$ cat design/flow/config.mk
export PLATFORM = sky130hd
export DESIGN_NAME = audio_core
export DESIGN_NICKNAME = audio_core
export VERILOG_FILES = /design/flow/design.v
export SDC_FILE = /design/flow/constraint.sdc
export NUM_CORES = 4
export LEC_CHECK = 0
export CAP_MARGIN = 20
export CELL_PAD_IN_SITES_DETAIL_PLACEMENT = 0
export CORE_ASPECT_RATIO = 1.17
export CORE_MARGIN = 3
export CORE_UTILIZATION = 65
export CTS_CLUSTER_DIAMETER = 206
export HOLD_SLACK_MARGIN = 0.02
export SLEW_MARGIN = 35
export TNS_END_PERCENT = 40
$ cat design/flow/constraint.sdc
create_clock -name core_clock -period 21.3 [get_ports {AUD_BCLK}]
set_input_delay 4.2600 -clock core_clock [delete_from_list [all_inputs] [get_ports {AUD_BCLK}]]
set_output_delay 4.2600 -clock core_clock [all_outputs]
set_load 0.01 [all_outputs]
$ cat design/flow/design.v
module AudioADC
(
input rst,  
input AUD_BCLK,  
input AUD_ADCLRCK,  
input AUD_ADCDAT,  
output reg done,
output reg [31:0]digital_signal_out
);
parameter START = 3'd0, RECIEVE = 3'd1, DONE = 3'd2, ERROR = 3'd3;
reg [2:0]S, NS;
reg [4:0]bits_left;
reg [31:0]temp_data;
always @(posedge AUD_BCLK or negedge rst)
begin
	if(rst == 1'b0)
		S <= START;
	else
		S <= NS;
end
always @ (posedge AUD_BCLK or negedge rst)
begin
	if(rst == 0)
	begin
		done <= 1'b0;
		bits_left <= 5'd31;
		digital_signal_out <= 31'd0;
	end
	else		
		case(S)
			START: 
			begin
				done <= 1'b0;
				bits_left <= 5'd31;
			end
			RECIEVE:
			begin
				bits_left <= bits_left - 5'd1;
				temp_data[bits_left] <= AUD_ADCDAT;
			end	
			DONE:
			begin
				done <= 1'b1;
				bits_left <= 5'd31;			
				digital_signal_out <= temp_data;
			end	
		endcase
end
always @ (*)
begin
	case (S)
		START:
		begin
			if(AUD_ADCLRCK == 1'd1)
				NS = RECIEVE;
			else
				NS = START;
		end
		RECIEVE:
		begin
			if(bits_left == 5'd0)
				NS = DONE;
			else
				NS = RECIEVE;
		end
		DONE: NS = START;
		ERROR: NS = ERROR;
		default: NS = ERROR;
	endcase
end
endmodule
module AudioDAC
(
input rst,
input AUD_BCLK,  
input AUD_DACLRCK,  
input [31:0]digital_signal_in,
output reg done,
output reg AUD_DACDAT  
);
parameter START = 3'd0, SEND = 3'd1, DONE = 3'd2, ERROR = 3'd3;
reg [2:0]S, NS;
reg [4:0]bits_left;
reg [31:0]temp_data;
always @(posedge AUD_BCLK or negedge rst)
begin
	if(rst == 1'b0)
		S <= START;
	else
		S <= NS;
end
always @ (posedge AUD_BCLK or negedge rst)
begin
	if(rst == 0)
		begin
			done <= 1'b0;
			bits_left <= 5'd31;
			temp_data <= 32'd0;
		end
	else
		case(S)
			START:
			begin
				done <= 1'b0;
				bits_left <= 5'd31;
				temp_data <= digital_signal_in;
			end
			SEND: bits_left <= bits_left - 5'd1;
			DONE:
			begin
				done <= 1'b1;				
				bits_left <= 5'd31;
			end
		endcase
end
always @ (*)
begin
	AUD_DACDAT = temp_data[bits_left];
	case (S)
		START:
		begin
			if(AUD_DACLRCK == 1)
				NS = SEND;
			else
				NS = START;	
		end
		SEND:
		begin
			if(bits_left == 5'd0)
				NS = DONE;
			else
				NS = SEND;
		end
		DONE: NS = START;
		ERROR: NS = ERROR;
		default: NS = ERROR;
	endcase
end
endmodule
module LowPassFilter
(
input rst,
input AUDIO_CLK, 
input AUD_DACLRCK, 
input [31:0]currentADCData,
output reg [31:0]lowPassFilterOutput
);
reg [31:0]lastAudioIn;
reg [31:0]lastOutput;
wire signed [31:0]leftAudio = {{16{currentADCData[31]}}, currentADCData[31:16]};
wire signed [31:0]leftLastOutput = {{16{lastOutput[31]}}, lastOutput[31:16]};
reg signed [31:0]leftResult;
wire signed [31:0]rightAudio = { {16{currentADCData[15]}}, currentADCData[15:0]};
wire signed [31:0]rightLastOutput = {{16{lastOutput[15]}}, lastOutput[15:0]};
reg signed [31:0]rightResult;
always @ (*)
begin
	leftResult = (($signed(32'd16) * $signed(leftAudio)) / $signed(32'd141)) + (($signed(32'd125) * $signed(leftLastOutput)) / $signed(32'd141));
	rightResult = (($signed(32'd16) * $signed(rightAudio)) / $signed(32'd141)) + (($signed(32'd125) * $signed(rightLastOutput)) / $signed(32'd141));
	lowPassFilterOutput[31:16] = leftResult[15:0];
	lowPassFilterOutput[15:0] =  rightResult[15:0];
end
always @ (posedge AUDIO_CLK or negedge rst)
begin	
	if(rst == 0)
		lastOutput <= 32'd0;
	else 
		if(AUD_DACLRCK == 1'b1)
			lastOutput <= lowPassFilterOutput;
end
endmodule
module HighPassFilter
(
input rst,
input AUDIO_CLK, 
input AUD_DACLRCK,  
input [31:0]currentADCData,
output reg [31:0]highPassFilterOutput
);
reg [31:0]lastAudioIn;
reg [31:0]lastOutput;
wire signed [31:0]leftAudio = {{16{currentADCData[31]}}, currentADCData[31:16]};
wire signed [31:0]leftLastOutput = {{16{lastOutput[31]}}, lastOutput[31:16]};
wire signed [31:0]leftLastInput = { {16{lastAudioIn[31]}}, lastAudioIn[31:16]};
reg signed [31:0]leftResult;
wire signed [31:0]rightAudio = {{16{currentADCData[15]}}, currentADCData[15:0]};
wire signed [31:0]rightLastOutput = {{16{lastOutput[15]}}, lastOutput[15:0]};
wire signed [31:0]rightLastInput = {{16{lastAudioIn[15]}}, lastAudioIn[15:0]};
reg signed [31:0]rightResult;
always @ (*)
begin
	leftResult = (($signed(32'd16) * ($signed(leftLastOutput) + $signed(leftAudio) - $signed(leftLastInput))) / $signed(32'd141));
	rightResult = (($signed(32'd16) * ($signed(rightLastOutput) + $signed(rightAudio) - $signed(rightLastInput))) / $signed(32'd141));
	highPassFilterOutput[31:16] = leftResult[15:0];
	highPassFilterOutput[15:0] =  rightResult[15:0];
end
always @ (posedge AUDIO_CLK or negedge rst)
begin	
	if(rst == 0)
	begin
		lastOutput <= 32'd0;
		lastAudioIn <= 32'd0;
	end
	else 
		if(AUD_DACLRCK == 1'b1)
		begin
			lastOutput <= highPassFilterOutput;
			lastAudioIn <= currentADCData;
		end
end
endmodule
module EchoFilter
(
input rst,
input AUDIO_CLK, 
input AUD_DACLRCK, 
input [31:0]currentADCData,
output reg [31:0]echoFilterOutput
);
reg [31:0]lastAudioIn;
wire signed [31:0]leftAudio = {{16{currentADCData[31]}}, currentADCData[31:16]};
wire signed [31:0]leftLastInput = {{16{lastAudioIn[31]}}, lastAudioIn[31:16]};
reg signed [31:0]leftResult;
wire signed [31:0]rightAudio = {{16{currentADCData[15]}}, currentADCData[15:0]};
wire signed [31:0]rightLastInput = {{16{lastAudioIn[15]}}, lastAudioIn[15:0]};
reg signed [31:0]rightResult;
always @ (*)
begin
	leftResult = (($signed(32'd3) * $signed(leftLastInput)) / $signed(32'd4)) + $signed(leftAudio) ;
	rightResult = (($signed(32'd3) * $signed(rightLastInput)) / $signed(32'd4)) + $signed(rightAudio);
	echoFilterOutput[31:16] = leftResult[15:0];
	echoFilterOutput[15:0] =  rightResult[15:0];
end
always @ (posedge AUDIO_CLK or negedge rst)
begin	
	if(rst == 0)
		lastAudioIn <= 32'd0;
	else 
		if(AUD_DACLRCK == 1'b1)
			lastAudioIn <= currentADCData;
end
endmodule
module audio_core
(
	input AUD_BCLK,
	input rst,
	input [2:0]SW,
	input AUD_ADCLRCK,
	input AUD_ADCDAT,
	input AUD_DACLRCK,
	output AUD_DACDAT
);
wire DACDone;
wire ADCDone;
wire [31:0]currentADCData;
reg [31:0]currentDACData;
AudioDAC myDAC(
	rst,  
	AUD_BCLK,  
	AUD_DACLRCK,  
	currentDACData,  
	DACDone,  
	AUD_DACDAT  
);
AudioADC myADC(
	rst,  
	AUD_BCLK,  
	AUD_ADCLRCK,  
	AUD_ADCDAT,  
	ADCDone,  
	currentADCData  
);
wire [31:0]lowPassFilterOutput;
LowPassFilter lowpass(rst, AUD_BCLK, AUD_DACLRCK, currentADCData, lowPassFilterOutput);
wire [31:0]highPassFilterOutput;
HighPassFilter highpass(rst, AUD_BCLK, AUD_DACLRCK, currentADCData, highPassFilterOutput);
wire [31:0]echoFilterOutput;
EchoFilter echo(rst, AUD_BCLK, AUD_DACLRCK, currentADCData, echoFilterOutput);
always @(*)
begin
	case({SW[2], SW[1], SW[0]})
		3'b001: currentDACData = lowPassFilterOutput; 
		3'b010: currentDACData = highPassFilterOutput; 
		3'b100: currentDACData = echoFilterOutput; 
		default: currentDACData = currentADCData;
	endcase
end
endmodule
$ cat design/flow/run.sh
#!/bin/bash
# the make line also repeats each setting of config.mk as NAME=value (left out here)
make -C /OpenROAD-flow-scripts/flow DESIGN_CONFIG=/design/flow/config.mk WORK_HOME=/design/flow/orfs CLKGATE_MAP_FILE= finish
==> results of run 1 <==
-- layer usage --
layer  vias to the layer above  share of wire, %
met5                         -             0.019
met4                         4               3.8
met3                       568               6.4
met2                      2572                49
met1                     29400                41
li1                      28900                 -
-- through the flow --
step                      setup WS [ns]  area, um2  setup TNS (ns)  util, %
after floorplan                 0.00138      55500               0        -
after global routing              -1.22      65600          -10.46     78.7
after global placement          -0.0759      60700          -0.153     72.9
after detailed placement         -0.643      60700           -3.25     72.9
final                            -0.140      65600          -0.280     78.7
after CTS                      -0.00619      62100        -0.00619     74.5
-- layout make-up --
type                    instances  area [um2]  area share (%)
inverters                     645        2420            3.70
flip-flops and latches        208        5390            8.23
multi-input cells            6402       49400            75.4
well taps                    1102        1380            2.10
repair buffers                809        6230            9.50
clock inverters                 7        75.1           0.115
clock buffers                  32         608           0.928
diodes                          1        2.50         0.00382
-- timing repair --
item	in CTS	in global routing
setup endpoints to repair	14	84
hold buffers	0	0
setup buffers	35	119
gates resized	80	504
cloned	0	1
pin swaps	35	230
==> results.json, run 1 <==
{
  "synthArstFlopShare_pct": 84.6,
  "grt_pass1_wl_mm": 276,
  "ys_cells": 7529,
  "worstSkewPairLatency_ns": 0.54,
  "h-tree-depth": 1,
  "finalCritPeriodShare_pct": 101,
  "drc_errors": 0,
  "crit_buf_inv": 17,
  "synth-edff-count": 32,
  "antenna_found_initial": 3,
  "slew_headroom_pct": 34.5,
  "mux_share_pct": 5.54,
  "worstPathArrival_ns": 21.87,
  "finalSetupViolCount": 2,
  "cts_tree": "built",
  "root_buffer": "clkbuf_16",
  "worstHoldStart": "myDAC.temp_data[26]",
  "synth_cell_types": 148,
  "final_nets": 8584,
  "post-synth-top-area-cell": "ha_1",
  "dr.pass1.iters": 9,
  "hold_slack_ns": 0.479,
  "tightest_slew_ns": 0.982,
  "use_met3_pct": 3.67,
  "warnings": 59,
  "simple_gate_area_share_pct": 22.3,
  "rr_worst_depth": 100,
  "io_buffers": 8,
  "hold_viol_final": 0,
  "yosys_area_um2": 55100,
  "worst_r2r_startpoint": "lowpass.lastOutput[21]",
  "hold_path_depth": 1,
  "path_common_cell": "buf_4",
  "so_faults": "negative setup slack",
  "fillCellCount": 6108,
  "endpoint": "lowpass.lastOutput[31]",
  "grt_max_degree": 86,
  "synth_area_um2": 55100,
  "rsz0062_at_grt": "true",
  "vias_per_cell": 6.68,
  "most_common_cell": "nand2_1",
  "hold_path.class": "flip-flop to flip-flop",
  "cts.sinks": 208,
  "overflow": 0,
  "clock_skew_ns": 0.0233,
  "max_clock_freq_mhz": 46.6,
  "die-width_um": 275,
  "xor_share_pct": 10.1,
  "rows": 114,
  "synthesis.nets": 8025,
  "num_vias": 61500,
  "finalNonFillerCells": 9206,
  "worstSetupPathType": "flip-flop to flip-flop",
  "ys_seq_share_pct": 9.77,
  "globalRouteTotalUtil_pct": 36.2,
  "placed_cells": 9015,
  "cpLargestDelayFamily": "AND-OR/OR-AND gates",
  "rrSetupSlack_ns": -0.14,
  "cts_made_buffers": 22,
  "synth_cells": 7529,
  "crit_fanout": 7,
  "worstSetupEndpointType": "flip-flop",
  "maxCapViolations": 0,
  "cts.path.max_buffers": 3,
  "common_cells": "697 x nand2_1, 637 x inv_1, 595 x nor2_1",
  "synth_area_per_cell_um2": 7.31,
  "crit_start": "lowpass.lastOutput[21]",
  "cp_slowest_cell": "fa_1",
  "pin_count": 9,
  "gp_congestion": 0.981,
  "core_um2": 83300,
  "ys.flop_type": "dfrtp_1",
  "dp_hpwl_mm": 132,
  "r2r-end": "lowpass.lastOutput[31]",
  "drv_slew": 0,
  "area_growth_pct": 19.1,
  "critical_path.startpoint_type": "flip-flop",
  "cp.depth": 100,
  "crit_required_ns": 21.73,
  "use_met1_pct": 46.1,
  "ys.warnings.count": 6,
  "synth_flops": 208,
  "period_needed_ns": 21.44,
  "drt_iter0_markers": 5688,
  "status": "complete, but fails checks",
  "hold-path-endpoint": "myDAC.temp_data[26]",
  "top_cells_by_area": "ha_1 7.5%, xnor2_1 7.5%, dfrtp_1 7.5%",
  "antenna_left": 0,
  "die_area_um2": 88200,
  "ys_sh_aoi_pct": 32.3,
  "timing.critical_path.slowest_cell_delay_ns": 0.55,
  "routed_wirelength_mm": 174,
  "wire_per_inst_um": 18.9,
  "grt-busiest-layer": "met2",
  "ys_sh_adder_pct": 13.5,
  "setup_slack_ns": -0.140,
  "path_clk_slew_ns": 0.06,
  "initCoreUtil_pct": 66.1,
  "grt_pass1_vias": 57300,
  "netlist_logic_family_top": "AND-OR/OR-AND gates",
  "yosysTopAreaCellShare_pct": 7.54,
  "die_h_um": 321,
  "use_met2_pct": 63.5
}
==> inputs of run 2 (changes only) <==
ABC_AREA = 1   (was unset)
CORE_UTILIZATION = 72   (was 65)
clock period = 18.1 ns   (was 21.3 ns; I/O delays follow)
==> run 2 against run 1 <==
Effect of this change:
- die area down 18%
- the run now fails in global routing
- synthesized area down 9.2%
- synthesized cell count is 8.8% higher
==> results.json, run 2 <==
{
  "initCoreUtil_pct": 73.3,
  "ys.warnings.count": 6,
  "top_cells_by_area": "nand2_1 17%, inv_1 10%, ha_1 8.3%",
  "post-synth-top-area-cell": "nand2_1",
  "yosysTopAreaCellShare_pct": 17.1,
  "common_cells": "2278 x nand2_1, 1378 x inv_1, 724 x nand3_1",
  "root_buffer": "clkbuf_16",
  "cts.sinks": 208,
  "die-width_um": 250,
  "core_um2": 68200,
  "globalRouteTotalUtil_pct": 77.2,
  "synthesis.nets": 8690,
  "ys_sh_adder_pct": 14.6,
  "overflow": 20,
  "die_area_um2": 72600,
  "ys_sh_aoi_pct": 9.67,
  "ys.flop_type": "dfrtp_1",
  "synthArstFlopShare_pct": 84.6,
  "xor_share_pct": 8.90,
  "cts.path.max_buffers": 3,
  "placed_cell_area_um2": 54800,
  "h-tree-depth": 1,
  "rows": 103,
  "synth_cell_types": 78,
  "simple_gate_area_share_pct": 42.5,
  "gp_congestion": 1.02,
  "io_buffers": 8,
  "most_common_cell": "nand2_1",
  "synth_area_per_cell_um2": 6.10,
  "mux_share_pct": 0.243,
  "synth_cells": 8194,
  "status": "stopped before the end",
  "pin_count": 9,
  "failing_step": "global routing",
  "dp_hpwl_mm": 116,
  "ys_seq_share_pct": 10.8,
  "synth_area_um2": 50000,
  "pre_cts_ws_ns": -1.48,
  "stop_error": "[ERROR GRT-0232] Routing congestion too high. Check the congestion heatmap in the GUI.",
  "synth_flops": 208,
  "netlist_logic_family_top": "simple AND/OR/NAND/NOR gates",
  "synth-edff-count": 32,
  "die_h_um": 291,
  "cts_made_buffers": 21,
  "ys_cells": 8194,
  "cts_hold_buffers": 0,
  "yosys_area_um2": 50000
}
==> run 2: through the flow <==
| stage | std cells | hold WS (ns) |
|---|---|---|
| floorplan | 8194 | 0.413 |
| global placement | 9573 | 0.439 |
| detailed placement | 9573 | 0.453 |
| CTS | 9711 | 0.463 |
==> run 2: repair_timing <==
action,CTS
gates resized,285
setup endpoints to repair,43
gates cloned,13
pin swaps,162
setup buffers,87
==> run 2: layer usage <==
layer  GRT overflow  track usage, %
met1              3            74.1
met2              5            92.3
met3              9            66.6
met4              2            76.2
met5              1            48.8
==> inputs of run 3 (changes only) <==
CELL_PAD_IN_SITES_DETAIL_PLACEMENT = unset   (was 0)
CORE_ASPECT_RATIO = unset   (was 1.17)
CORE_MARGIN = 2   (was 3)
CTS_CLUSTER_DIAMETER = unset   (was 206)
HOLD_SLACK_MARGIN = unset   (was 0.02)
SLEW_MARGIN = 20   (was 35)
TNS_END_PERCENT = unset   (was 40)
clock period = 26.6 ns   (was 18.1 ns; I/O delays follow)
==> run 3 against run 2 <==
Effect of this change:
- the run now finishes clean
- synthesized cell count unchanged
- die area down 1.5%
- synthesized area unchanged
==> results.json, run 3 <==
{
  "ctsResizeCount": 0,
  "rrSetupSlack_ns": 4.59,
  "finalCritPeriodShare_pct": 82.8,
  "globalRouteTotalUtil_pct": 35.0,
  "common_cells": "2278 x nand2_1, 1378 x inv_1, 724 x nand3_1",
  "worstSetupEndpointType": "flip-flop",
  "crit_required_ns": 27.03,
  "cpLargestDelayFamily": "simple AND/OR/NAND/NOR gates",
  "cts.path.max_buffers": 3,
  "post-synth-top-area-cell": "nand2_1",
  "synthesis.nets": 8690,
  "die-width_um": 267,
  "tightest_slew_ns": 0.973,
  "synth-edff-count": 32,
  "dr.pass1.iters": 9,
  "max_clock_freq_mhz": 45.4,
  "hold_path.class": "flip-flop to flip-flop",
  "io_buffers": 8,
  "ys.warnings.count": 6,
  "worstSkewPairLatency_ns": 0.57,
  "pin_count": 9,
  "crit_start": "lowpass.lastOutput[31]",
  "warnings": 59,
  "hold_path_depth": 1,
  "critical_path.startpoint_type": "flip-flop",
  "crit_buf_inv": 17,
  "root_buffer": "clkbuf_16",
  "h-tree-depth": 1,
  "grt_max_degree": 106,
  "synth_cells": 8194,
  "timing.critical_path.slowest_cell_delay_ns": 0.64,
  "initCoreUtil_pct": 72.8,
  "most_common_cell": "nand2_1",
  "top_cells_by_area": "nand2_1 17%, inv_1 10%, ha_1 8.3%",
  "synth_area_per_cell_um2": 6.10,
  "routed_wirelength_mm": 127,
  "cts_tree": "built",
  "finalSetupViolCount": 0,
  "worstHoldStart": "myDAC.S[2]",
  "synth_flops": 208,
  "rr_worst_depth": 154,
  "worstSetupPathType": "flip-flop to flip-flop",
  "antenna_found_initial": 1,
  "rows": 96,
  "drc_errors": 0,
  "r2r-end": "myDAC.temp_data[31]",
  "ys_sh_adder_pct": 14.6,
  "ys_cells": 8194,
  "hold-path-endpoint": "myDAC.bits_left[0]",
  "ys.flop_type": "dfrtp_1",
  "yosys_area_um2": 50000,
  "gp_congestion": 0.989,
  "area_growth_pct": 2.38,
  "path_clk_slew_ns": 0.06,
  "rsz0062_at_grt": "false",
  "drt_iter0_markers": 3740,
  "grt_pass1_vias": 45700,
  "synthArstFlopShare_pct": 84.6,
  "ys_sh_aoi_pct": 9.67,
  "die_area_um2": 71600,
  "grt_pass1_wl_mm": 212,
  "status": "finished clean",
  "cts_hold_buffers": 0,
  "dp_hpwl_mm": 104,
  "simple_gate_area_share_pct": 42.5,
  "netlist_logic_family_top": "simple AND/OR/NAND/NOR gates",
  "worstPathArrival_ns": 22.45,
  "vias_per_cell": 5.54,
  "cp_slowest_cell": "dfrtp_1",
  "pre_cts_ws_ns": 4.87,
  "mux_share_pct": 0.243,
  "drv_slew": 0,
  "endpoint": "myDAC.temp_data[31]",
  "synth_area_um2": 50000,
  "fin_util_pct": 74.5,
  "synth_cell_types": 78,
  "worst_r2r_startpoint": "lowpass.lastOutput[31]",
  "cp.depth": 154,
  "setup_slack_ns": 4.59,
  "num_vias": 50200,
  "path_common_cell": "nand2_1",
  "overflow": 0,
  "post_cts_buffers": 0,
  "wire_per_inst_um": 14.0,
  "die_h_um": 267,
  "antenna_left": 0,
  "fin_tns_setup_ns": 0,
  "cts.sinks": 208,
  "crit_fanout": 36,
  "maxCapViolations": 0,
  "ys_seq_share_pct": 10.8,
  "cts_made_buffers": 25,
  "yosysTopAreaCellShare_pct": 17.1,
  "diodes": 0,
  "core_um2": 68700,
  "period_needed_ns": 22.01,
  "clock_skew_ns": 0.0254,
  "xor_share_pct": 8.90,
  "slew_headroom_pct": 34.3,
  "final_nets": 8608,
  "hold_viol_final": 0
}
[run 3: metrics by stage]
step	instances	instance area [um2]	hold slack (ns)
after floorplan	8194	50000	0.413
after global placement	9016	50300	0.433
after detailed placement	9016	50300	0.436
after CTS	9062	51200	0.445
after global routing	9062	51200	0.515
final	9062	51200	0.444
[run 3: metal layers]
layer	vias up	global-route usage, %	part of all wire, %
li1	25600	-	-
met1	22900	45.2	43
met2	1442	60.1	46
met3	303	4.74	6.8
met4	2	11.5	3.6
met5	-	0	0.0079
[run 3: area by class of cell]
cell class	instances	area [um2]
flip-flops and latches	208	5380
clock buffers	31	658
fillers	5964	17500
clock inverters	15	186
repair buffers	23	191
multi-input cells	6366	37900
well taps	931	1160
inverters	1488	5640
==> inputs of run 4 (changes only) <==
ABC_AREA = unset   (was 1)
CAP_MARGIN = 35   (was 20)
CELL_PAD_IN_SITES_DETAIL_PLACEMENT = 0   (was unset)
CORE_MARGIN = 4   (was 2)
CORE_UTILIZATION = 56   (was 72)
GPL_ROUTABILITY_DRIVEN = 0   (was unset)
GPL_TIMING_DRIVEN = 0   (was unset)
PLACE_DENSITY_LB_ADDON = 0.16   (was unset)
SETUP_SLACK_MARGIN = 5.0   (was unset)
SLEW_MARGIN = 40   (was 20)
clock period = 21.7 ns   (was 26.6 ns; I/O delays follow)
==> run 4 against run 3 <==
Effect of this change:
- the layout now fails its checks (negative setup slack)
- synthesized cell count decreased by 8.1%
- wire length up 44%
- register-to-register slack worse by 5.3 ns
==> results.json, run 4 <==
{
  "worstPathArrival_ns": 22.82,
  "crit_fanout": 10,
  "finalSetupViolCount": 8,
  "cts_tree": "built",
  "wire_per_inst_um": 19.4,
  "combGateArea_um2": 53000,
  "synth_area_um2": 55100,
  "grt_pass1_vias": 56600,
  "drv_slew": 0,
  "common_cells": "697 x nand2_1, 637 x inv_1, 595 x nor2_1",
  "path_clk_slew_ns": 0.06,
  "rows": 114,
  "hold-path-endpoint": "myDAC.S[0]",
  "vias_per_cell": 6.59,
  "ys_sh_adder_pct": 13.5,
  "final_nets": 8636,
  "slew_headroom_pct": 41.6,
  "pre_cts_ws_ns": -2.50,
  "setup_slack_ns": -0.761,
  "max_clock_freq_mhz": 44.5,
  "endpoint": "myDAC.temp_data[31]",
  "warnings": 58,
  "timing.critical_path.slowest_cell_delay_ns": 0.53,
  "worstSetupPathType": "flip-flop to flip-flop",
  "routed_wirelength_mm": 183,
  "synthArstFlopShare_pct": 84.6,
  "period_needed_ns": 22.46,
  "drt_iter0_markers": 5683,
  "worstHoldStart": "myDAC.S[1]",
  "io_buffers": 6,
  "antenna_found_initial": 5,
  "worstSetupEndpointType": "flip-flop",
  "cts.path.max_buffers": 3,
  "synth_area_per_cell_um2": 7.31,
  "use_met2_pct": 54.3,
  "hold_slack_ns": 0.477,
  "grt-busiest-layer": "met2",
  "cts_made_buffers": 22,
  "mux_share_pct": 5.54,
  "dp_hpwl_mm": 129,
  "cp_slowest_cell": "fa_1",
  "xor_share_pct": 10.1,
  "ys_sh_aoi_pct": 32.3,
  "grt_pass1_wl_mm": 280,
  "hold_path_depth": 1,
  "placed_cells": 8814,
  "rr_worst_depth": 107,
  "worstSkewPairLatency_ns": 0.54,
  "yosys_area_um2": 55100,
  "initCoreUtil_pct": 56.7,
  "ys.warnings.count": 6,
  "finalNonFillerCells": 9435,
  "die_area_um2": 103000,
  "worst_r2r_startpoint": "lowpass.lastOutput[25]",
  "dr.pass1.iters": 9,
  "fillCellCount": 7303,
  "fin_tns_setup_ns": -3.04,
  "antenna_left": 0,
  "overflow": 0,
  "crit_start": "lowpass.lastOutput[25]",
  "status": "complete, but fails checks",
  "root_buffer": "clkbuf_16",
  "cts.sinks": 208,
  "most_common_cell": "nand2_1",
  "top_cells_by_area": "ha_1 7.5%, xnor2_1 7.5%, dfrtp_1 7.5%",
  "area_growth_pct": 26.1,
  "grt_max_degree": 70,
  "synth-edff-count": 32,
  "tightest_slew_ns": 0.869,
  "yosysTopAreaCellShare_pct": 7.54,
  "use_met3_pct": 2.87,
  "simple_gate_area_share_pct": 22.3,
  "crit_required_ns": 22.06,
  "globalRouteTotalUtil_pct": 31.3,
  "pin_count": 9,
  "die_h_um": 322,
  "num_vias": 62200,
  "path_common_cell": "buf_4",
  "hold_viol_final": 0,
  "rsz0062_at_grt": "true",
  "synth_flops": 208,
  "use_met1_pct": 41.5,
  "h-tree-depth": 1,
  "flop_area_um2": 5420,
  "ys.flop_type": "dfrtp_1",
  "rrSetupSlack_ns": -0.76,
  "post-synth-top-area-cell": "ha_1",
  "critical_path.startpoint_type": "flip-flop",
  "cpLargestDelayFamily": "AND-OR/OR-AND gates",
  "cp.depth": 107,
  "synth_cell_types": 148,
  "ys_cells": 7529,
  "ys_seq_share_pct": 9.77,
  "drc_errors": 0,
  "r2r-end": "myDAC.temp_data[31]",
  "finalCritPeriodShare_pct": 104,
  "crit_buf_inv": 24,
  "synthesis.nets": 8025,
  "clock_skew_ns": 0.0145,
  "synth_cells": 7529,
  "die-width_um": 322,
  "core_um2": 97100,
  "so_faults": "negative setup slack",
  "netlist_logic_family_top": "AND-OR/OR-AND gates",
  "hold_path.class": "flip-flop to flip-flop",
  "maxCapViolations": 0
}
==> run 4: final cells by class <==
type | count | area share [%]
Multi-Input combinational cell | 6402 | 76.3
Sequential cell | 208 | 7.81
Timing Repair Buffer | 587 | 6.74
Inverter | 645 | 3.57
Tap cell | 1276 | 2.30
Buffer | 274 | 2.13
Clock buffer | 29 | 0.890
Clock inverter | 11 | 0.245
Antenna cell | 3 | 0.0108
==> run 4: routing by layer <==
metal	vias up	share of wire (%)	wire [um]
met1	29700	42	75900
li1	29100	-	-
met4	2	3.6	6610
met2	2817	48	87300
met5	-	0.0044	8
met3	565	7.1	13000
==> run 4: stage by stage <==
step                utilization [%]  cell area, um2
global placement               60.4           58600
global route                   71.5           69400
finish                         71.5           69500
floorplan                         -           57000
detailed placement             60.5           58800
CTS                            66.4           64500
==> run 4: what timing repair did <==
item                                    CTS  global route
hold buffers                              0             0
gates resized                           501           593
endpoints found under the setup margin   96            96
setup buffers                           305           271
pin swaps                               260           385
==> inputs of run 5 (changes only) <==
CAP_MARGIN = 20   (was 35)
CELL_PAD_IN_SITES_DETAIL_PLACEMENT = unset   (was 0)
CORE_MARGIN = 2   (was 4)
CORE_UTILIZATION = 58   (was 56)
GPL_ROUTABILITY_DRIVEN = unset   (was 0)
GPL_TIMING_DRIVEN = unset   (was 0)
PLACE_DENSITY_LB_ADDON = unset   (was 0.16)
SETUP_SLACK_MARGIN = unset   (was 5.0)
SLEW_MARGIN = 20   (was 40)
clock period = 16.5 ns   (was 21.7 ns; I/O delays follow)
==> run 5 against run 4 <==
Effect of this change:
- the layout still fails its checks (negative setup slack)
- via count rose by 13%
- cell count is 15% higher
- first-iteration DRC count rose by 24%
==> results.json, run 5 <==
{
  "netlist_logic_family_top": "AND-OR/OR-AND gates",
  "h-tree-depth": 1,
  "dp_hpwl_mm": 150,
  "tightest_slew_ns": 1.23,
  "common_cells": "697 x nand2_1, 637 x inv_1, 595 x nor2_1",
  "globalRouteTotalUtil_pct": 37.5,
  "most_common_cell": "nand2_1",
  "endpoint": "myDAC.temp_data[15]",
  "io_buffers": 8,
  "post-synth-top-area-cell": "ha_1",
  "synth_cell_types": 148,
  "grt_max_degree": 86,
  "finalSetupViolCount": 77,
  "worstSetupEndpointType": "flip-flop",
  "cts_hold_buffers": 0,
  "overflow": 0,
  "placed_cell_area_um2": 72900,
  "synth-edff-count": 32,
  "simple_gate_area_share_pct": 22.3,
  "crit_required_ns": 16.94,
  "synth_cells": 7529,
  "worst_r2r_startpoint": "lowpass.lastOutput[5]",
  "final_nets": 10100,
  "rrSetupSlack_ns": -5.24,
  "mux_share_pct": 5.54,
  "cts.sinks": 208,
  "cts_tree": "built",
  "hold_slack_ns": 0.472,
  "r2r-end": "myDAC.temp_data[15]",
  "hold-path-endpoint": "myDAC.S[0]",
  "path_common_cell": "buf_4",
  "worstSkewPairLatency_ns": 0.55,
  "stdcell_area_um2": 80600,
  "antenna_found_initial": 6,
  "yosys_area_um2": 55100,
  "antenna_left": 0,
  "cts_made_buffers": 22,
  "slew_headroom_pct": 17.8,
  "hold_path.class": "flip-flop to flip-flop",
  "cp_slowest_cell": "or4b_4",
  "crit_buf_inv": 25,
  "root_buffer": "clkbuf_16",
  "drc_errors": 0,
  "grt_pass1_vias": 65400,
  "cp.depth": 104,
  "ys_seq_share_pct": 9.77,
  "synth_flops": 208,
  "synth_area_per_cell_um2": 7.31,
  "routed_wirelength_mm": 216,
  "fillCellCount": 5474,
  "cts.path.max_buffers": 3,
  "yosysTopAreaCellShare_pct": 7.54,
  "timing.critical_path.slowest_cell_delay_ns": 0.58,
  "hold_viol_final": 0,
  "area_growth_pct": 46.3,
  "synthesis.nets": 8025,
  "finalCritPeriodShare_pct": 132,
  "drt_iter0_markers": 7049,
  "ys.warnings.count": 6,
  "dr.pass1.iters": 6,
  "top_cells_by_area": "ha_1 7.5%, xnor2_1 7.5%, dfrtp_1 7.5%",
  "pin_count": 9,
  "pre_cts_ws_ns": -5.25,
  "core_um2": 94600,
  "die-width_um": 312,
  "fin_tns_setup_ns": -245.57,
  "die_area_um2": 97400,
  "worstPathArrival_ns": 22.17,
  "num_vias": 70300,
  "die_h_um": 312,
  "hold_path_depth": 1,
  "cpLargestDelayFamily": "AND-OR/OR-AND gates",
  "rows": 113,
  "vias_per_cell": 6.46,
  "xor_share_pct": 10.1,
  "combGateArea_um2": 52500,
  "ys.flop_type": "dfrtp_1",
  "rr_worst_depth": 104,
  "critical_path.startpoint_type": "flip-flop",
  "warnings": 60,
  "drv_slew": 0,
  "rsz0062_at_grt": "true",
  "wire_per_inst_um": 19.8,
  "ys_cells": 7529,
  "period_needed_ns": 21.74,
  "clock_skew_ns": 0.0271,
  "worstSetupPathType": "flip-flop to flip-flop",
  "synthArstFlopShare_pct": 84.6,
  "max_clock_freq_mhz": 46.0,
  "path_clk_slew_ns": 0.07,
  "gp_congestion": 0.972,
  "synth_area_um2": 55100,
  "crit_fanout": 8,
  "flop_area_um2": 5390,
  "initCoreUtil_pct": 58.2,
  "worstHoldStart": "myDAC.S[1]",
  "maxCapViolations": 0,
  "status": "complete, but fails checks",
  "ys_sh_aoi_pct": 32.3,
  "ys_sh_adder_pct": 13.5,
  "so_faults": "negative setup slack",
  "crit_start": "lowpass.lastOutput[5]",
  "grt_pass1_wl_mm": 315,
  "setup_slack_ns": -5.24
}
## run 5: timing repair
item,CTS,global route
pin swaps,182,386
setup buffers,118,189
gates resized,340,629
endpoints found under the hold margin,0,0
setup endpoints to repair,83,96
cloned,0,0
## run 5: layer usage
metal  up-vias  track usage (%)  routed length (um)
li1      32000                -                   -
met1     33600             47.6               84600
met2      3647             65.9              104000
met3       979             4.55               16500
met4         8             12.0               10200
met5         -                0                  52
## run 5: area by class of cell
type	instances	share of cell area [%]
Tap cell	1265	1.96
Sequential cell	208	6.69
Timing Repair Buffer	2314	22.2
Inverter	645	3.01
Antenna cell	2	0.00621
Multi-Input combinational cell	6402	65.1
Clock inverter	14	0.233
Clock buffer	26	0.741
## run 5: per-stage QoR
stage / instances / utilization, %
after floorplan: 7529 / -
after global placement: 10600 / 77.1
after detailed placement: 10600 / 77.1
after CTS: 10700 / 80.7
after global routing: 10900 / 85.2
final: 10900 / 85.2
==> inputs of run 6 (changes only) <==
ABC_AREA = 1   (was unset)
CORE_UTILIZATION = 72   (was 58)
CTS_CLUSTER_DIAMETER = 370   (was unset)
SETUP_SLACK_MARGIN = 5.0   (was unset)
clock period = 28.1 ns   (was 16.5 ns; I/O delays follow)
==> run 6 against run 5 <==
Effect of this change:
- the run now finishes clean
- cell count shrank 17%
- worst setup slack better by 12 ns
- core utilization shrank 10 points
- maximum frequency is 3.2% higher
- global-route usage is 2.6 points lower
- clock skew increased by 0.0073 ns
- non-clock buffer count fell by 2285
- final area shrank 36%
- critical path type unchanged
- largest cell class unchanged
==> results.json, run 6 <==
{
  "worstSkewPairLatency_ns": 0.57,
  "slew_headroom_pct": 28.5,
  "simple_gate_area_share_pct": 42.5,
  "xor_share_pct": 8.90,
  "yosys_area_um2": 50000,
  "rsz0062_at_grt": "false",
  "crit_required_ns": 28.53,
  "area_growth_pct": 2.67,
  "die-width_um": 267,
  "grt_pass1_wl_mm": 211,
  "tightest_slew_ns": 1.06,
  "max_clock_freq_mhz": 47.5,
  "ys.flop_type": "dfrtp_1",
  "rr_worst_depth": 150,
  "hold-path-endpoint": "myDAC.temp_data[11]",
  "io_buffers": 8,
  "worstSetupPathType": "flip-flop to flip-flop",
  "path_clk_slew_ns": 0.07,
  "dp_hpwl_mm": 104,
  "finalSetupViolCount": 0,
  "fin_tns_setup_ns": 0,
  "initCoreUtil_pct": 72.8,
  "critical_path.startpoint_type": "flip-flop",
  "worstHoldStart": "myDAC.temp_data[11]",
  "worst_r2r_startpoint": "lowpass.lastOutput[31]",
  "drc_errors": 0,
  "gp_congestion": 0.995,
  "yosysTopAreaCellShare_pct": 17.1,
  "synth_area_per_cell_um2": 6.10,
  "ys_sh_adder_pct": 14.6,
  "crit_start": "lowpass.lastOutput[31]",
  "grt_max_degree": 73,
  "dr.pass1.iters": 6,
  "synthesis.nets": 8690,
  "r2r-end": "myDAC.temp_data[31]",
  "synth_area_um2": 50000,
  "fillCellCount": 6029,
  "rows": 96,
  "grt_pass1_vias": 45800,
  "mux_share_pct": 0.243,
  "overflow": 0,
  "h-tree-depth": 1,
  "netlist_logic_family_top": "simple AND/OR/NAND/NOR gates",
  "hold_viol_final": 0,
  "path_common_cell": "nand2_1",
  "timing.critical_path.slowest_cell_delay_ns": 0.54,
  "synth_cells": 8194,
  "warnings": 57,
  "hold_slack_ns": 0.483,
  "drt_iter0_markers": 3800,
  "maxCapViolations": 0,
  "cts.path.max_buffers": 3,
  "core_um2": 68700,
  "routed_wirelength_mm": 128,
  "wire_per_inst_um": 14.1,
  "crit_buf_inv": 14,
  "status": "finished clean",
  "ys_cells": 8194,
  "antenna_found_initial": 1,
  "antenna_left": 0,
  "vias_per_cell": 5.54,
  "worstPathArrival_ns": 21.49,
  "cp.depth": 150,
  "rrSetupSlack_ns": 7.04,
  "endpoint": "myDAC.temp_data[31]",
  "synth_cell_types": 78,
  "fin_util_pct": 74.7,
  "cts_tree": "built",
  "clock_skew_ns": 0.0344,
  "period_needed_ns": 21.06,
  "synth_flops": 208,
  "synthArstFlopShare_pct": 84.6,
  "cts_made_buffers": 24,
  "cts.sinks": 208,
  "hold_path_depth": 2,
  "synth-edff-count": 32,
  "final_nets": 8613,
  "cpLargestDelayFamily": "simple AND/OR/NAND/NOR gates",
  "top_cells_by_area": "nand2_1 17%, inv_1 10%, ha_1 8.3%",
  "globalRouteTotalUtil_pct": 34.8,
  "ys.warnings.count": 6,
  "die_h_um": 267,
  "cts_hold_buffers": 0,
  "post-synth-top-area-cell": "nand2_1",
  "drv_slew": 0,
  "hold_path.class": "flip-flop to flip-flop",
  "num_vias": 50300,
  "ys_seq_share_pct": 10.8,
  "most_common_cell": "nand2_1",
  "pin_count": 9,
  "worstSetupEndpointType": "flip-flop",
  "root_buffer": "clkbuf_16",
  "ys_sh_aoi_pct": 9.67,
  "crit_fanout": 18,
  "die_area_um2": 71600,
  "finalCritPeriodShare_pct": 75.0,
  "cp_slowest_cell": "fa_1",
  "common_cells": "2278 x nand2_1, 1378 x inv_1, 724 x nand3_1"
}
run 6: cell type report:
cell class	count	area, um2	share of cell area (%)
diodes	1	2.50	0.00488
well taps	931	1160	2.27
clock inverters	7	126	0.246
flip-flops and latches	208	5390	10.5
multi-input cells	6366	38000	74.1
inverters	1488	5650	11.0
repair buffers	29	262	0.510
clock buffers	37	699	1.36
run 6: what timing repair did:
item | 4_1_cts | 5_1_grt
endpoints found under the hold margin | 0 | 0
buffers inserted | 0 | 4
gates resized | 0 | 28
endpoints found under the setup margin | 0 | 24
run 6: through the flow:
step / area, um2 / setup WS [ns] / instances
finish: 51300 / 7.04 / 9067
detailed placement: 50300 / 6.18 / 9017
CTS: 51200 / 6.13 / 9061
global placement: 50300 / 6.68 / 9017
global route: 51300 / 5.00 / 9066
floorplan: 50000 / 10.19 / 8194
run 6: per-layer routing:
metal / part of all wire, % / up-vias / track usage, %
li1: - / 25600 / -
met1: 44 / 22900 / 45.4
met2: 46 / 1484 / 59.7
met3: 6.5 / 316 / 3.87
met4: 3.8 / 2 / 12.2
met5: 0.010 / - / 0
==> inputs of run 7 (changes only) <==
ABC_AREA = unset   (was 1)
CELL_PAD_IN_SITES_DETAIL_PLACEMENT = 0   (was unset)
CORE_ASPECT_RATIO = 1.17   (was unset)
CORE_UTILIZATION = 57   (was 72)
CTS_CLUSTER_DIAMETER = 206   (was 370)
HOLD_SLACK_MARGIN = 0.02   (was unset)
SETUP_SLACK_MARGIN = unset   (was 5.0)
SLEW_MARGIN = 35   (was 20)
TNS_END_PERCENT = 40   (was unset)
clock period = 30.8 ns   (was 28.1 ns; I/O delays follow)
==> run 7 against run 6 <==
Effect of this change:
- critical endpoint is now lowpass.lastOutput[31]
- count of clock-buffer cells in the layout is 6 lower
- sequential share of layout area down 1.1 points
- final area up 11%
- die area up 39%
- cell count is 5.0% lower
- maximum frequency is 19% lower
- hold slack got worse by 0.021 ns
- worst setup slack worse by 2.4 ns
- wire length rose by 24%
- non-clock buffer count increased by 38
==> results.json, run 7 <==
{
  "status": "finished clean",
  "crit_buf_inv": 6,
  "dr.pass1.iters": 8,
  "synth-edff-count": 32,
  "post_cts_buffers": 0,
  "netlist_logic_family_top": "AND-OR/OR-AND gates",
  "rr_worst_depth": 91,
  "rows": 123,
  "gp_congestion": 0.941,
  "routed_wirelength_mm": 159,
  "finalCritPeriodShare_pct": 84.9,
  "most_common_cell": "nand2_1",
  "cts_made_buffers": 25,
  "crit_fanout": 17,
  "flop_area_um2": 5380,
  "max_clock_freq_mhz": 38.2,
  "worst_r2r_startpoint": "lowpass.lastOutput[24]",
  "cts_hold_buffers": 0,
  "mux_share_pct": 5.54,
  "vias_per_cell": 6.46,
  "maxCapViolations": 0,
  "cts.path.max_buffers": 3,
  "antenna_left": 0,
  "grt_pass1_vias": 52400,
  "common_cells": "697 x nand2_1, 637 x inv_1, 595 x nor2_1",
  "crit_required_ns": 31.26,
  "die-width_um": 291,
  "initCoreUtil_pct": 57.3,
  "final_nets": 7845,
  "cts_tree": "built",
  "h-tree-depth": 1,
  "clock_skew_ns": 0.0112,
  "num_vias": 55700,
  "core_um2": 96000,
  "synthArstFlopShare_pct": 84.6,
  "globalRouteTotalUtil_pct": 30.8,
  "hold_path_depth": 1,
  "rrSetupSlack_ns": 4.64,
  "worstSetupEndpointType": "flip-flop",
  "ys.flop_type": "dfrtp_1",
  "top_cells_by_area": "ha_1 7.5%, xnor2_1 7.5%, dfrtp_1 7.5%",
  "grt_max_degree": 80,
  "period_needed_ns": 26.16,
  "fin_tns_setup_ns": 0,
  "diodes": 0,
  "endpoint": "lowpass.lastOutput[31]",
  "drv_slew": 0,
  "drc_errors": 0,
  "ys_seq_share_pct": 9.77,
  "synthesis.nets": 8025,
  "fillCellCount": 9153,
  "cp_slowest_cell": "or4_1",
  "synth_cell_types": 148,
  "ctsResizeCount": 0,
  "cpLargestDelayFamily": "AND-OR/OR-AND gates",
  "die_area_um2": 99100,
  "worstSetupPathType": "flip-flop to flip-flop",
  "combGateArea_um2": 46300,
  "rsz0062_at_grt": "false",
  "synth_cells": 7529,
  "wire_per_inst_um": 18.4,
  "drt_iter0_markers": 3812,
  "synth_area_per_cell_um2": 7.31,
  "overflow": 0,
  "grt_pass1_wl_mm": 263,
  "ys.warnings.count": 6,
  "hold-path-endpoint": "myDAC.S[0]",
  "timing.critical_path.slowest_cell_delay_ns": 0.59,
  "ys_sh_aoi_pct": 32.3,
  "worstPathArrival_ns": 26.62,
  "path_clk_slew_ns": 0.06,
  "r2r-end": "lowpass.lastOutput[31]",
  "dp_hpwl_mm": 127,
  "io_buffers": 8,
  "crit_start": "lowpass.lastOutput[24]",
  "yosys_area_um2": 55100,
  "synth_area_um2": 55100,
  "finalSetupViolCount": 0,
  "slew_headroom_pct": 35.8,
  "die_h_um": 340,
  "root_buffer": "clkbuf_16",
  "cts.sinks": 208,
  "cp.depth": 91,
  "warnings": 57,
  "synth_flops": 208,
  "antenna_found_initial": 1,
  "pin_count": 9,
  "hold_path.class": "flip-flop to flip-flop",
  "simple_gate_area_share_pct": 22.3,
  "critical_path.startpoint_type": "flip-flop",
  "tightest_slew_ns": 0.957,
  "worstHoldStart": "myDAC.S[1]",
  "area_growth_pct": 3.51,
  "xor_share_pct": 10.1,
  "fin_util_pct": 59.3,
  "post-synth-top-area-cell": "ha_1",
  "ys_sh_adder_pct": 13.5,
  "hold_viol_final": 0,
  "ys_cells": 7529,
  "yosysTopAreaCellShare_pct": 7.54,
  "worstSkewPairLatency_ns": 0.55
}
[run 7: routing by layer]
metal | up-vias | GRT usage (%) | routed length (um)
met5 | - | 0 | 13
met4 | 2 | 5.96 | 2730
met3 | 199 | 1.85 | 6360
met2 | 1326 | 54.9 | 77200
met1 | 26700 | 41.2 | 72300
li1 | 27500 | - | -
[run 7: final cells by class]
class	count	area share, %
clock buffers	31	1.21
clock inverters	15	0.206
inverters	645	4.25
multi-input cells	6402	81.2
flip-flops and latches	208	9.44
well taps	1250	2.74
repair buffers	67	0.915
[run 7: stage by stage]
stage               setup slack, ns  area (um2)  hold slack [ns]  instances
detailed placement             4.90       56100            0.459       8571
floorplan                      8.81       55100            0.429       7529
global route                   2.77       57000            0.496       8618
global placement               5.71       56000            0.454       8571
finish                         4.64       57000            0.462       8618
CTS                            4.78       56900            0.471       8617
==> inputs of run 8 (changes only) <==
CELL_PAD_IN_SITES_DETAIL_PLACEMENT = unset   (was 0)
CORE_ASPECT_RATIO = unset   (was 1.17)
CORE_UTILIZATION = 64   (was 57)
CTS_CLUSTER_DIAMETER = unset   (was 206)
HOLD_SLACK_MARGIN = unset   (was 0.02)
PLACE_DENSITY = 0.37   (was unset)
SLEW_MARGIN = 20   (was 35)
TNS_END_PERCENT = unset   (was 40)
clock period = 23.5 ns   (was 30.8 ns; I/O delays follow)
==> run 8 against run 7 <==
Effect of this change:
- critical path depth up 8
- sequential share of layout area down 0.39 points
- die area down 11%
- critical path type unchanged
- cell count up 0.68%
- highest routed layer unchanged
- core utilization up 11 points
- hold slack better by 0.0087 ns
==> results.json, run 8 <==
{
  "status": "finished clean",
  "cts_made_buffers": 23,
  "synth_flops": 208,
  "netlist_logic_family_top": "AND-OR/OR-AND gates",
  "hold-path-endpoint": "myDAC.temp_data[26]",
  "ys_cells": 7529,
  "ys.warnings.count": 6,
  "antenna_left": 0,
  "worstSkewPairLatency_ns": 0.53,
  "root_buffer": "clkbuf_16",
  "hold_path_depth": 1,
  "rr_worst_depth": 99,
  "antenna_found_initial": 2,
  "tightest_slew_ns": 1.23,
  "synth_area_um2": 55100,
  "cpLargestDelayFamily": "AND-OR/OR-AND gates",
  "maxCapViolations": 0,
  "slew_headroom_pct": 17.8,
  "die-width_um": 297,
  "yosysTopAreaCellShare_pct": 7.54,
  "timing.critical_path.slowest_cell_delay_ns": 0.53,
  "die_h_um": 297,
  "worstPathArrival_ns": 23.24,
  "diodes": 0,
  "core_um2": 85100,
  "worstHoldStart": "myDAC.temp_data[26]",
  "cp.depth": 99,
  "flop_area_um2": 5390,
  "globalRouteTotalUtil_pct": 33.7,
  "wire_per_inst_um": 18.4,
  "warnings": 58,
  "period_needed_ns": 22.87,
  "crit_required_ns": 23.87,
  "max_clock_freq_mhz": 43.7,
  "yosys_area_um2": 55100,
  "mux_share_pct": 5.54,
  "drc_errors": 0,
  "vias_per_cell": 6.64,
  "synth-edff-count": 32,
  "gp_congestion": 0.946,
  "rows": 107,
  "synth_cell_types": 148,
  "cts.path.max_buffers": 3,
  "combGateArea_um2": 47700,
  "ys_seq_share_pct": 9.77,
  "finalCritPeriodShare_pct": 97.3,
  "grt_pass1_vias": 52200,
  "crit_buf_inv": 14,
  "drv_slew": 0,
  "worstSetupEndpointType": "flip-flop",
  "simple_gate_area_share_pct": 22.3,
  "most_common_cell": "nand2_1",
  "final_nets": 8013,
  "r2r-end": "lowpass.lastOutput[31]",
  "fillCellCount": 7472,
  "worstSetupPathType": "flip-flop to flip-flop",
  "cts_tree": "built",
  "drt_iter0_markers": 4845,
  "dp_hpwl_mm": 125,
  "hold_path.class": "flip-flop to flip-flop",
  "fin_util_pct": 69.9,
  "rrSetupSlack_ns": 0.63,
  "finalSetupViolCount": 0,
  "routed_wirelength_mm": 160,
  "cts.sinks": 208,
  "dr.pass1.iters": 7,
  "worst_r2r_startpoint": "lowpass.lastOutput[20]",
  "ys_sh_adder_pct": 13.5,
  "num_vias": 57600,
  "synth_area_per_cell_um2": 7.31,
  "ys_sh_aoi_pct": 32.3,
  "common_cells": "697 x nand2_1, 637 x inv_1, 595 x nor2_1",
  "clock_skew_ns": 0.0112,
  "synth_cells": 7529,
  "overflow": 0,
  "synthesis.nets": 8025,
  "path_clk_slew_ns": 0.06,
  "grt_pass1_wl_mm": 260,
  "rsz0062_at_grt": "true",
  "initCoreUtil_pct": 64.7,
  "xor_share_pct": 10.1,
  "pin_count": 9,
  "area_growth_pct": 8.09,
  "hold_slack_ns": 0.471,
  "die_area_um2": 88400,
  "crit_fanout": 13,
  "synthArstFlopShare_pct": 84.6,
  "critical_path.startpoint_type": "flip-flop",
  "post-synth-top-area-cell": "ha_1",
  "grt_max_degree": 80,
  "ys.flop_type": "dfrtp_1",
  "cp_slowest_cell": "fa_1",
  "crit_start": "lowpass.lastOutput[20]",
  "top_cells_by_area": "ha_1 7.5%, xnor2_1 7.5%, dfrtp_1 7.5%",
  "io_buffers": 8,
  "h-tree-depth": 1,
  "cts_hold_buffers": 0,
  "hold_viol_final": 0,
  "endpoint": "lowpass.lastOutput[31]"
}
==> run 8: routing by layer <==
layer	up-vias	GRT usage, %	wire length [um]	part of all wire, %
met2	2025	56.3	74000	46
met4	2	6.64	2830	1.8
met5	-	0	13	0.0081
li1	27800	-	-	-
met1	27500	47.8	72600	45
met3	248	2.72	10400	6.5
==> run 8: metrics by stage <==
stage / instances / setup slack [ns] / area, um2 / TNS (ns)
6_report: 8677 / 0.632 / 59500 / 0
3_3_place_gp: 8556 / -0.618 / 56600 / -1.04
5_1_grt: 8677 / -0.330 / 59500 / -1.24
2_1_floorplan: 7529 / 1.51 / 55100 / 0
3_5_place_dp: 8556 / -1.04 / 56600 / -5.37
4_1_cts: 8609 / 0.00889 / 57700 / 0
==> run 8: repair_timing <==
item	CTS	global route
gates resized	45	243
setup endpoints to repair	14	60
buffers inserted	12	68
hold endpoints to repair	0	0
pin swaps	15	78
==> run 8: layout make-up <==
type,instances,share of cell area [%]
Sequential cell,208,9.06
Tap cell,1144,2.41
Timing Repair Buffer,237,3.06
Clock inverter,9,0.217
Clock buffer,32,1.13
Inverter,645,4.07
Multi-Input combinational cell,6402,80.1
==> inputs of run 9 (changes only) <==
ABC_AREA = 1   (was unset)
CELL_PAD_IN_SITES_DETAIL_PLACEMENT = 0   (was unset)
CORE_ASPECT_RATIO = 0.97   (was unset)
CORE_UTILIZATION = 71   (was 64)
CTS_CLUSTER_DIAMETER = 206   (was unset)
HOLD_SLACK_MARGIN = 0.02   (was unset)
PLACE_DENSITY = unset   (was 0.37)
PLACE_DENSITY_LB_ADDON = 0.03   (was unset)
SETUP_SLACK_MARGIN = 5.0   (was unset)
SLEW_MARGIN = 35   (was 20)
TNS_END_PERCENT = 40   (was unset)
clock period = 18.7 ns   (was 23.5 ns; I/O delays follow)
==> run 9 against run 8 <==
Effect of this change:
- the run now fails in global routing
- die area down 18%
- synthesized area down 9.2%
- synthesized cell count up 8.8%
==> results.json, run 9 <==
{
  "globalRouteTotalUtil_pct": 70.0,
  "ys.warnings.count": 6,
  "most_common_cell": "nand2_1",
  "h-tree-depth": 1,
  "ys.flop_type": "dfrtp_1",
  "pin_count": 9,
  "mux_share_pct": 0.243,
  "dp_hpwl_mm": 104,
  "cts.sinks": 208,
  "synth-edff-count": 32,
  "synth_flops": 208,
  "synth_cell_types": 78,
  "die-width_um": 273,
  "io_buffers": 8,
  "netlist_logic_family_top": "simple AND/OR/NAND/NOR gates",
  "rows": 95,
  "initCoreUtil_pct": 71.9,
  "failing_step": "global routing",
  "status": "stopped before the end",
  "overflow": 84,
  "post-synth-top-area-cell": "nand2_1",
  "placed_cells": 9172,
  "ys_cells": 8194,
  "yosys_area_um2": 50000,
  "simple_gate_area_share_pct": 42.5,
  "synth_area_per_cell_um2": 6.10,
  "synthesis.nets": 8690,
  "common_cells": "2278 x nand2_1, 1378 x inv_1, 724 x nand3_1",
  "cts_made_buffers": 25,
  "xor_share_pct": 8.90,
  "core_um2": 69500,
  "synth_area_um2": 50000,
  "gp_congestion": 0.946,
  "synth_cells": 8194,
  "ys_seq_share_pct": 10.8,
  "yosysTopAreaCellShare_pct": 17.1,
  "top_cells_by_area": "nand2_1 17%, inv_1 10%, ha_1 8.3%",
  "cts.path.max_buffers": 3,
  "die_area_um2": 72500,
  "ys_sh_aoi_pct": 9.67,
  "root_buffer": "clkbuf_16",
  "cts_hold_buffers": 0,
  "stop_error": "[ERROR GRT-0232] Routing congestion too high. Check the congestion heatmap in the GUI.",
  "die_h_um": 265,
  "synthArstFlopShare_pct": 84.6,
  "ys_sh_adder_pct": 14.6
}
==> run 9: per-stage QoR <==
stage / setup TNS, ns / setup WS (ns) / area, um2
4_1_cts: 0 / 0.505 / 57400
3_5_place_dp: -4.55 / -0.651 / 52900
3_3_place_gp: -0.431 / -0.190 / 52900
2_1_floorplan: 0 / 1.50 / 51300
==> run 9: routing by layer <==
layer	GRT overflow	global-route usage [%]
met3	1	52.5
met4	37	61.6
met1	0	70.9
met2	45	89.4
met5	1	36.0
==> run 9: timing repair <==
item / in CTS
hold endpoints to repair: 0
endpoints found under the setup margin: 96
buffers inserted: 234
gates cloned: 21
resized: 392
pin swaps: 301
==> inputs of run 10 (changes only) <==
ABC_AREA = unset   (was 1)
CELL_PAD_IN_SITES_DETAIL_PLACEMENT = unset   (was 0)
CORE_ASPECT_RATIO = unset   (was 0.97)
CORE_UTILIZATION = 40   (was 71)
CTS_CLUSTER_DIAMETER = unset   (was 206)
CTS_CLUSTER_SIZE = 46   (was unset)
HOLD_SLACK_MARGIN = 0.17   (was 0.02)
PLACE_DENSITY_LB_ADDON = unset   (was 0.03)
SLEW_MARGIN = 20   (was 35)
TNS_END_PERCENT = unset   (was 40)
clock period = 40.0 ns   (was 18.7 ns; I/O delays follow)
==> run 10 against run 9 <==
Effect of this change:
- the run now finishes clean
- synthesized cell count down 8.1%
- die area up 94%
- synthesized area up 10%
==> results.json, run 10 <==
{
  "worstPathArrival_ns": 27.38,
  "wire_per_inst_um": 17.5,
  "clock_skew_ns": 0.0152,
  "cpLargestDelayFamily": "AND-OR/OR-AND gates",
  "die_area_um2": 141000,
  "cts_hold_buffers": 0,
  "finalSetupViolCount": 0,
  "crit_required_ns": 40.38,
  "top_cells_by_area": "ha_1 7.5%, xnor2_1 7.5%, dfrtp_1 7.5%",
  "flop_area_um2": 5380,
  "worstSetupEndpointType": "flip-flop",
  "warnings": 55,
  "grt_max_degree": 83,
  "dr_wl_met3_mm": 5.62,
  "slew_headroom_pct": 28.0,
  "post-synth-top-area-cell": "ha_1",
  "synthesis.nets": 8025,
  "gp_congestion": 0.904,
  "fin_tns_setup_ns": 0,
  "core_um2": 137000,
  "period_needed_ns": 27.00,
  "worstSkewPairLatency_ns": 0.55,
  "drc_errors": 0,
  "routed_wirelength_mm": 160,
  "most_common_cell": "nand2_1",
  "yosys_area_um2": 55100,
  "crit_start": "lowpass.lastOutput[24]",
  "placed_cell_area_um2": 56600,
  "die_h_um": 375,
  "cts.sinks": 208,
  "initCoreUtil_pct": 40.2,
  "stdcell_area_um2": 57500,
  "cts_made_buffers": 24,
  "crit_buf_inv": 6,
  "status": "finished clean",
  "dr.pass1.iters": 7,
  "rsz0062_at_grt": "false",
  "rows": 136,
  "wl_met1_mm": 77.6,
  "antenna_left": 0,
  "xor_share_pct": 10.1,
  "dp_hpwl_mm": 128,
  "cp.depth": 88,
  "tightest_slew_ns": 1.07,
  "met2_length_mm": 74.7,
  "path_common_cell": "a21oi_1",
  "endpoint": "myDAC.temp_data[31]",
  "fillCellCount": 14100,
  "drv_slew": 0,
  "finalCritPeriodShare_pct": 67.5,
  "path_clk_slew_ns": 0.07,
  "simple_gate_area_share_pct": 22.3,
  "hold_viol_final": 0,
  "rrSetupSlack_ns": 13.00,
  "synth-edff-count": 32,
  "synthArstFlopShare_pct": 84.6,
  "diodes": 0,
  "worstHoldStart": "myDAC.temp_data[26]",
  "combGateArea_um2": 46200,
  "ys_seq_share_pct": 9.77,
  "ys_sh_aoi_pct": 32.3,
  "drt_iter0_markers": 4387,
  "yosysTopAreaCellShare_pct": 7.54,
  "ys_sh_adder_pct": 13.5,
  "overflow": 0,
  "globalRouteTotalUtil_pct": 21.7,
  "hold-path-endpoint": "myDAC.temp_data[26]",
  "hold_path_depth": 1,
  "io_buffers": 8,
  "die-width_um": 375,
  "final_nets": 7837,
  "num_vias": 55600,
  "r2r-end": "myDAC.temp_data[31]",
  "area_growth_pct": 4.42,
  "worst_r2r_startpoint": "lowpass.lastOutput[24]",
  "grt_pass1_vias": 51600,
  "netlist_logic_family_top": "AND-OR/OR-AND gates",
  "worstSetupPathType": "flip-flop to flip-flop",
  "cts_tree": "built",
  "ys.warnings.count": 6,
  "ys.flop_type": "dfrtp_1",
  "root_buffer": "clkbuf_16",
  "rr_worst_depth": 88,
  "critical_path.startpoint_type": "flip-flop",
  "cp_slowest_cell": "a221oi_1",
  "h-tree-depth": 1,
  "maxCapViolations": 0,
  "common_cells": "697 x nand2_1, 637 x inv_1, 595 x nor2_1",
  "crit_fanout": 17,
  "synth_area_per_cell_um2": 7.31,
  "ctsResizeCount": 0,
  "post_cts_buffers": 0,
  "antenna_found_initial": 2,
  "cts.path.max_buffers": 3,
  "top_layer_used": "met4",
  "vias_per_cell": 6.07,
  "synth_cells": 7529,
  "hold_path.class": "flip-flop to flip-flop",
  "synth_cell_types": 148,
  "synth_flops": 208,
  "ys_cells": 7529,
  "synth_area_um2": 55100,
  "max_clock_freq_mhz": 37.0,
  "pin_count": 9,
  "grt_pass1_wl_mm": 264,
  "timing.critical_path.slowest_cell_delay_ns": 0.86,
  "mux_share_pct": 5.54
}
[run 10: per-layer routing]
layer / GRT usage, % / vias to the layer above
li1: - / 27500
met5: 0 / -
met4: 3.83 / 0
met1: 30.6 / 26700
met2: 37.0 / 1271
met3: 0.830 / 160
[run 10: layout make-up]
class                   count  share of cell area (%)
multi-input cells        6402                    80.3
flip-flops and latches    208                    9.36
inverters                 645                    4.21
well taps                1794                    3.90
clock buffers              32                    1.19
repair buffers             60                   0.820
clock inverters            11                   0.200
[run 10: metrics by stage]
step / worst slack, ns / instances / utilization (%) / hold slack, ns
finish: 13.00 / 9152 / 42.0 / 0.474
global route: 10.83 / 9152 / 42.0 / 0.487
CTS: 12.97 / 9150 / 41.9 / 0.475
detailed placement: 13.10 / 9107 / 41.4 / 0.460
global placement: 13.25 / 9107 / 41.3 / 0.455
floorplan: 18.01 / 7529 / - / 0.429
